## execute
module execute
#(
	parameter [31:0] RESET = 32'h0000_0000
)
(
	input clk,
	input reset,
	input  [31:0] reg_rdata1,
	input  [31:0] reg_rdata2,
	input  [31:0] execute_imm,
	input  [31:0] pc,
	input  [31:0] fetch_pc,
	input     	immediate_sel,
	input     	mem_write,
	input     	jal,
	input     	jalr,
	input     	lui,
	input     	alu,
	input     	branch,
	input     	arithsubtype,
	input     	mem_to_reg,
	input     	stall_read,
	input  [4:0]  dest_reg_sel,
	input  [2:0]  alu_op,
	input  [1:0]  dmem_raddr,
	input     	wb_branch_i,
	input     	wb_branch_nxt_i,
	output [31:0] alu_operand1,
	output [31:0] alu_operand2,
	output [31:0] write_address,
	output    	branch_stall,
	output reg [31:0] next_pc,
	output reg    	branch_taken,
	output [31:0] wb_result,
	output    	wb_mem_write,
	output    	wb_alu_to_reg,
	output [4:0]  wb_dest_reg_sel,
	output    	wb_branch,
	output    	wb_branch_nxt,
	output    	wb_mem_to_reg,
	output [1:0]  wb_read_address,
	output [2:0]  mem_alu_operation
);
Size in the first run: ~2,600 cells after synthesis, ~47 flip-flops, about 360 I/O pins, roughly 0.018 mm² of cells after synthesis.
clock: 12.0 ns
lec_check: 0
cap_margin: 20
cell_pad_in_sites_global_placement: 2
core_aspect_ratio: 0.5
core_margin: 9
core_utilization: 40
cts_cluster_diameter: 350
cts_cluster_size: 56
place_density_lb_addon: 0.29
setup_slack_margin: -1.2
slew_margin: 20
tns_end_percent: 10
run.sh (not shown) runs the stock make flow with config.mk's settings and CLKGATE_MAP_FILE=.
The baseline finished with timing, DRC and antenna clean.
Then changed:
CELL_PAD_IN_SITES_GLOBAL_PLACEMENT = 1   (was 2)
CORE_ASPECT_RATIO = not set   (was 0.5)
CORE_MARGIN = 7   (was 9)
CTS_CLUSTER_DIAMETER = not set   (was 350)
CTS_CLUSTER_SIZE = not set   (was 56)
GPL_TIMING_DRIVEN = 0   (was not set)
HOLD_SLACK_MARGIN = 0.01   (was not set)
MAX_ROUTING_LAYER = met4   (was not set)
MIN_ROUTING_LAYER = met2   (was not set)
PLACE_DENSITY_LB_ADDON = not set   (was 0.29)
SETUP_SLACK_MARGIN = 2.1   (was -1.2)
SLEW_MARGIN = 30   (was 20)
TNS_END_PERCENT = not set   (was 10)
clock period = 7.89 ns   (was 12.0 ns; I/O delays follow)
With this change the flow failed in global routing (5_1_grt) on GRT-0116.
Die size fell by 4.3%.
Synthesized cell count is unchanged.
Synthesized area stays the same.
Then changed:
ABC_AREA = 1   (was not set)
CAP_MARGIN = 0   (was 20)
CELL_PAD_IN_SITES_GLOBAL_PLACEMENT = not set   (was 1)
CORE_MARGIN = 2   (was 7)
CORE_UTILIZATION = 72   (was 40)
CTS_CLUSTER_DIAMETER = 361   (was not set)
CTS_CLUSTER_SIZE = 15   (was not set)
GPL_ROUTABILITY_DRIVEN = 0   (was not set)
GPL_TIMING_DRIVEN = not set   (was 0)
HOLD_SLACK_MARGIN = not set   (was 0.01)
MAX_ROUTING_LAYER = not set   (was met4)
MIN_ROUTING_LAYER = not set   (was met2)
PLACE_DENSITY_LB_ADDON = 0.01   (was not set)
SETUP_SLACK_MARGIN = 1.94   (was 2.1)
SLEW_MARGIN = 20   (was 30)
clock period = 6.86 ns   (was 7.89 ns; I/O delays follow)
=> This time the run never finished: it broke off in global placement (3_3_place_gp) with FLW-0024. Area after synthesis rose by 6.8%. Die area fell by 45%. Synthesized cell count rose by 37%.

========
run A:
The RTL this note starts from:
==> flow/design.v <==
localparam  [31: 0] NOP        = 32'h0000_0013;      
localparam  [ 6: 0] LUI     = 7'b0110111,         
                    JAL     = 7'b1101111,         
                    JALR    = 7'b1100111,         
                    BRANCH  = 7'b1100011,         
                    LOAD    = 7'b0000011,         
                    STORE   = 7'b0100011,         
                    ARITHI  = 7'b0010011,         
                    ARITHR  = 7'b0110011;         
localparam  [ 2: 0] BEQ     = 3'b000,
                    BNE     = 3'b001,
                    BLT     = 3'b100,
                    BGE     = 3'b101,
                    BLTU    = 3'b110,
                    BGEU    = 3'b111;
localparam  [ 2: 0] LB      = 3'b000,
                    LH      = 3'b001,
                    LW      = 3'b010,
                    LBU     = 3'b100,
                    LHU     = 3'b101;
localparam  [ 2: 0] SB      = 3'b000,
                    SH      = 3'b001,
                    SW      = 3'b010;
localparam  [ 2: 0] ADD     = 3'b000,     
                    SLL     = 3'b001,
                    SLT     = 3'b010,
                    SLTU    = 3'b011,
                    XOR     = 3'b100,
                    SR      = 3'b101,     
                    OR      = 3'b110,
                    AND     = 3'b111;
`timescale 1ns/1ps
module execute
#(
	parameter [31:0] RESET = 32'h0000_0000
)
(
	input clk,
	input reset,
	input  [31:0] reg_rdata1,
	input  [31:0] reg_rdata2,
	input  [31:0] execute_imm,
	input  [31:0] pc,
	input  [31:0] fetch_pc,
	input     	immediate_sel,
	input     	mem_write,
	input     	jal,
	input     	jalr,
	input     	lui,
	input     	alu,
	input     	branch,
	input     	arithsubtype,
	input     	mem_to_reg,
	input     	stall_read,
	input  [4:0]  dest_reg_sel,
	input  [2:0]  alu_op,
	input  [1:0]  dmem_raddr,
	input     	wb_branch_i,
	input     	wb_branch_nxt_i,
	output [31:0] alu_operand1,
	output [31:0] alu_operand2,
	output [31:0] write_address,
	output    	branch_stall,
	output reg [31:0] next_pc,
	output reg    	branch_taken,
	output [31:0] wb_result,
	output    	wb_mem_write,
	output    	wb_alu_to_reg,
	output [4:0]  wb_dest_reg_sel,
	output    	wb_branch,
	output    	wb_branch_nxt,
	output    	wb_mem_to_reg,
	output [1:0]  wb_read_address,
	output [2:0]  mem_alu_operation
);
localparam  [31: 0] NOP        = 32'h0000_0013;      
localparam  [ 6: 0] LUI     = 7'b0110111,         
                    JAL     = 7'b1101111,         
                    JALR    = 7'b1100111,         
                    BRANCH  = 7'b1100011,         
                    LOAD    = 7'b0000011,         
                    STORE   = 7'b0100011,         
                    ARITHI  = 7'b0010011,         
                    ARITHR  = 7'b0110011;         
localparam  [ 2: 0] BEQ     = 3'b000,
                    BNE     = 3'b001,
                    BLT     = 3'b100,
                    BGE     = 3'b101,
                    BLTU    = 3'b110,
                    BGEU    = 3'b111;
localparam  [ 2: 0] LB      = 3'b000,
                    LH      = 3'b001,
                    LW      = 3'b010,
                    LBU     = 3'b100,
                    LHU     = 3'b101;
localparam  [ 2: 0] SB      = 3'b000,
                    SH      = 3'b001,
                    SW      = 3'b010;
localparam  [ 2: 0] ADD     = 3'b000,     
                    SLL     = 3'b001,
                    SLT     = 3'b010,
                    SLTU    = 3'b011,
                    XOR     = 3'b100,
                    SR      = 3'b101,     
                    OR      = 3'b110,
                    AND     = 3'b111;
reg  [31:0] ex_result;
wire [32:0] ex_result_subs;
wire [32:0] ex_result_subu;
wire [31:0] ex_result_sra = $signed(alu_operand1) >>> alu_operand2[4:0];
assign alu_operand1 = reg_rdata1;
assign alu_operand2 = immediate_sel ? execute_imm : reg_rdata2;  
assign ex_result_subs =
	{alu_operand1[31], alu_operand1} -
	{alu_operand2[31], alu_operand2};
assign ex_result_subu = $unsigned(alu_operand1) - $unsigned(alu_operand2);
assign write_address = alu_operand1 + execute_imm;
assign branch_stall  = wb_branch_nxt_i || wb_branch_i;
always @(*) begin
	next_pc  	= fetch_pc + 4;
	branch_taken = !branch_stall;
	case (1'b1)
    	jal  : next_pc = pc + execute_imm;
    	jalr : next_pc = alu_operand1 + execute_imm;
    	branch: begin
        	case (alu_op)
            	BEQ:  begin
                	next_pc = (ex_result_subs == 0)
                          	? pc + execute_imm
                          	: fetch_pc + 4;
                	if (ex_result_subs != 0)
                    	branch_taken = 1'b0;
            	end
            	BNE:  begin
					next_pc = (ex_result_subs != 0)
                          	? pc + execute_imm
                          	: fetch_pc + 4;
					if (ex_result_subs == 0)
                    	branch_taken = 1'b0;
            	end
            	BLT:  begin
                	next_pc = ex_result_subs[32]
                          	? pc + execute_imm
                          	: fetch_pc + 4;
                	if (!ex_result_subs[32])
                    	branch_taken = 1'b0;
            	end
            	BGE:  begin
                	next_pc = !ex_result_subs[32]
                          	? pc + execute_imm
                          	: fetch_pc + 4;
                	if (ex_result_subs[32])
                    	branch_taken = 1'b0;
            	end
            	BLTU: begin
                	next_pc = ex_result_subu[32]
                          	? pc + execute_imm
                          	: fetch_pc + 4;
                	if (!ex_result_subu[32])
                    	branch_taken = 1'b0;
            	end
            	BGEU: begin
                	next_pc = !ex_result_subu[32]
                          	? pc + execute_imm
                          	: fetch_pc + 4;
                	if (ex_result_subu[32])
                    	branch_taken = 1'b0;
            	end
            	default: next_pc = fetch_pc;  
        	endcase
    	end
    	default: begin     	 
        	next_pc  	= fetch_pc + 4;
        	branch_taken = 1'b0;
    	end
	endcase
end
always @(*) begin
	case (1'b1)
    	mem_write: ex_result = alu_operand2;
    	jal,
    	jalr:  	ex_result = pc + 4;
    	lui:   	ex_result = execute_imm;
    	alu: begin
        	case (alu_op)
            	ADD : ex_result =
                  	arithsubtype
                  	? alu_operand1 - alu_operand2
                  	: alu_operand1 + alu_operand2;
            	SLL : ex_result = alu_operand1 << alu_operand2[4:0];  
            	SLT : ex_result = ex_result_subs[32];
				SLTU: ex_result = ($unsigned(alu_operand1) < $unsigned(alu_operand2)) ? 1 : 0;  
            	XOR : ex_result = alu_operand1 ^ alu_operand2;
            	SR  : ex_result =
                  	arithsubtype
                  	? ex_result_sra
                  	: alu_operand1 >> alu_operand2[4:0];
            	OR  : ex_result = alu_operand1 | alu_operand2;
            	AND : ex_result = alu_operand1 & alu_operand2;
            	default: ex_result = 'hx;
        	endcase
    	end
    	default: ex_result = 'hx;
	endcase
end
ex_mem_wb_reg u_ex_mem_wb (
	.clk        	(clk),
	.reset_n    	(reset),
	.stall_n    	(stall_read),
	.ex_result  	(ex_result),
	.mem_write  	(mem_write && !branch_stall),
	.alu_to_reg 	(alu | lui | jal |
                  	jalr | mem_to_reg),
	.dest_reg_sel   (dest_reg_sel),
	.branch_taken   (branch_taken),
	.mem_to_reg 	(mem_to_reg),
	.read_address   (dmem_raddr),
	.alu_operation  (alu_op),
	.ex_mem_result    	(wb_result),
	.ex_mem_mem_write 	(wb_mem_write),
	.ex_mem_alu_to_reg	(wb_alu_to_reg),
	.ex_mem_dest_reg_sel  (wb_dest_reg_sel),
	.ex_mem_branch    	(wb_branch),
	.ex_mem_branch_nxt	(wb_branch_nxt),
	.ex_mem_mem_to_reg	(wb_mem_to_reg),
	.ex_mem_read_address  (wb_read_address),
	.ex_mem_alu_operation (mem_alu_operation)
);
endmodule
module ex_mem_wb_reg (
	input     	clk,
	input     	reset_n,
	input     	stall_n,
	input  [31:0] ex_result,
	input     	mem_write,
	input     	alu_to_reg,
	input  [4:0]  dest_reg_sel,
	input     	branch_taken,
	input     	mem_to_reg,
	input  [1:0]  read_address,
	input  [2:0]  alu_operation,
	output reg [31:0] ex_mem_result,
	output reg    	ex_mem_mem_write,
	output reg    	ex_mem_alu_to_reg,
	output reg [4:0]  ex_mem_dest_reg_sel,
	output reg    	ex_mem_branch,
	output reg    	ex_mem_branch_nxt,
	output reg    	ex_mem_mem_to_reg,
	output reg [1:0]  ex_mem_read_address,
	output reg [2:0]  ex_mem_alu_operation
);
always @(posedge clk or negedge reset_n) begin
	if (!reset_n) begin
    	ex_mem_result     	<= 32'h0;
    	ex_mem_mem_write  	<= 1'b0;
    	ex_mem_alu_to_reg 	<= 1'b0;
    	ex_mem_dest_reg_sel   <= 5'h0;
    	ex_mem_branch     	<= 1'b0;
    	ex_mem_branch_nxt 	<= 1'b0;
    	ex_mem_mem_to_reg 	<= 1'b0;
    	ex_mem_read_address   <= 2'h0;
    	ex_mem_alu_operation  <= 3'h0;
	end
	else if (!stall_n) begin
    	ex_mem_result     	<= ex_result;
    	ex_mem_mem_write  	<= mem_write;
    	ex_mem_alu_to_reg 	<= alu_to_reg;
    	ex_mem_dest_reg_sel   <= dest_reg_sel;
    	ex_mem_branch     	<= branch_taken;
    	ex_mem_branch_nxt 	<= ex_mem_branch;   
    	ex_mem_mem_to_reg 	<= mem_to_reg;
    	ex_mem_read_address   <= read_address;
    	ex_mem_alu_operation  <= alu_operation;
	end
end
endmodule
clock: 10.7 ns
lec_check: 0
abc_area: 1
cap_margin: 20
cell_pad_in_sites_detail_placement: 1
core_margin: 2
core_utilization: 24
cts_cluster_size: 35
min_routing_layer: met2
slew_margin: 20
From the logs: run A reached the end of the flow and failed the layout checks with capacitance limit, slew limit.
[inputs] run B vs run A
# run A
export LEC_CHECK = 0
export ABC_AREA = 1
export CAP_MARGIN = 20
export CELL_PAD_IN_SITES_DETAIL_PLACEMENT = 1
export CORE_MARGIN = 2
export CORE_UTILIZATION = 24
export CTS_CLUSTER_SIZE = 35
export MIN_ROUTING_LAYER = met2
export SLEW_MARGIN = 20
create_clock -name core_clock -period 10.7 [get_ports {clk}]
# run B
export LEC_CHECK = 0
export CAP_MARGIN = 20
export CORE_MARGIN = 2
export CORE_UTILIZATION = 52
export CTS_CLUSTER_DIAMETER = 283
export CTS_CLUSTER_SIZE = 98
export SLEW_MARGIN = 20
export TNS_END_PERCENT = 15
create_clock -name core_clock -period 6.85 [get_ports {clk}]
--- outcome ---
Complete run, failing final checks: run B, reason setup timing.
Taking run A over run B, the vias after detailed routing ratio works out to 1.4.
Delta (run B minus run A): synthesized cell area shrank by 1200 um2; design area grew by 11%; total stage count of the critical path shrank by 3; iteration tally of the first detailed-router pass shrank by 5.
#### Input delta (run C over run B)
# run B
export LEC_CHECK = 0
export CAP_MARGIN = 20
export CORE_MARGIN = 2
export CORE_UTILIZATION = 52
export CTS_CLUSTER_DIAMETER = 283
export CTS_CLUSTER_SIZE = 98
export SLEW_MARGIN = 20
export TNS_END_PERCENT = 15
create_clock -name core_clock -period 6.85 [get_ports {clk}]
# run C
export LEC_CHECK = 0
export ABC_AREA = 1
export CAP_MARGIN = 20
export CORE_MARGIN = 2
export CORE_UTILIZATION = 72
export CTS_CLUSTER_DIAMETER = 361
export CTS_CLUSTER_SIZE = 16
export PLACE_DENSITY_LB_ADDON = 0.01
export SLEW_MARGIN = 20
create_clock -name core_clock -period 5.46 [get_ports {clk}]
==> results <==
Run C did not finish: a tool error stopped it during global placement. To summarise run B: no stage aborted, but the layout did not pass its checks, failing on setup timing. The area of the core region in run C sits about 24% below the value recorded for run B. Run C: count of standard-cell rows is 9 lower than what run B reported. Run C gives less die area than run B did. | pre-placement core utilization | lower: run B |. Higher synthesized cell area goes to run C over run B. Of the two values seen for largest family of logic cells by area, simple AND/OR/NAND/NOR gates was produced by run C and AND-OR/OR-AND gates by run B. From run B to run C the numbers moved as follows: number of cells produced by synthesis increased 972; share of the synthesized netlist area taken by xor and xnor gates decreased 1.7 points; die span in y decreased about 12%; post-synthesis mux area share decreased 9.3 points. Comparing run C and run B, the higher sequential cell area fraction in the yosys report is on run B.
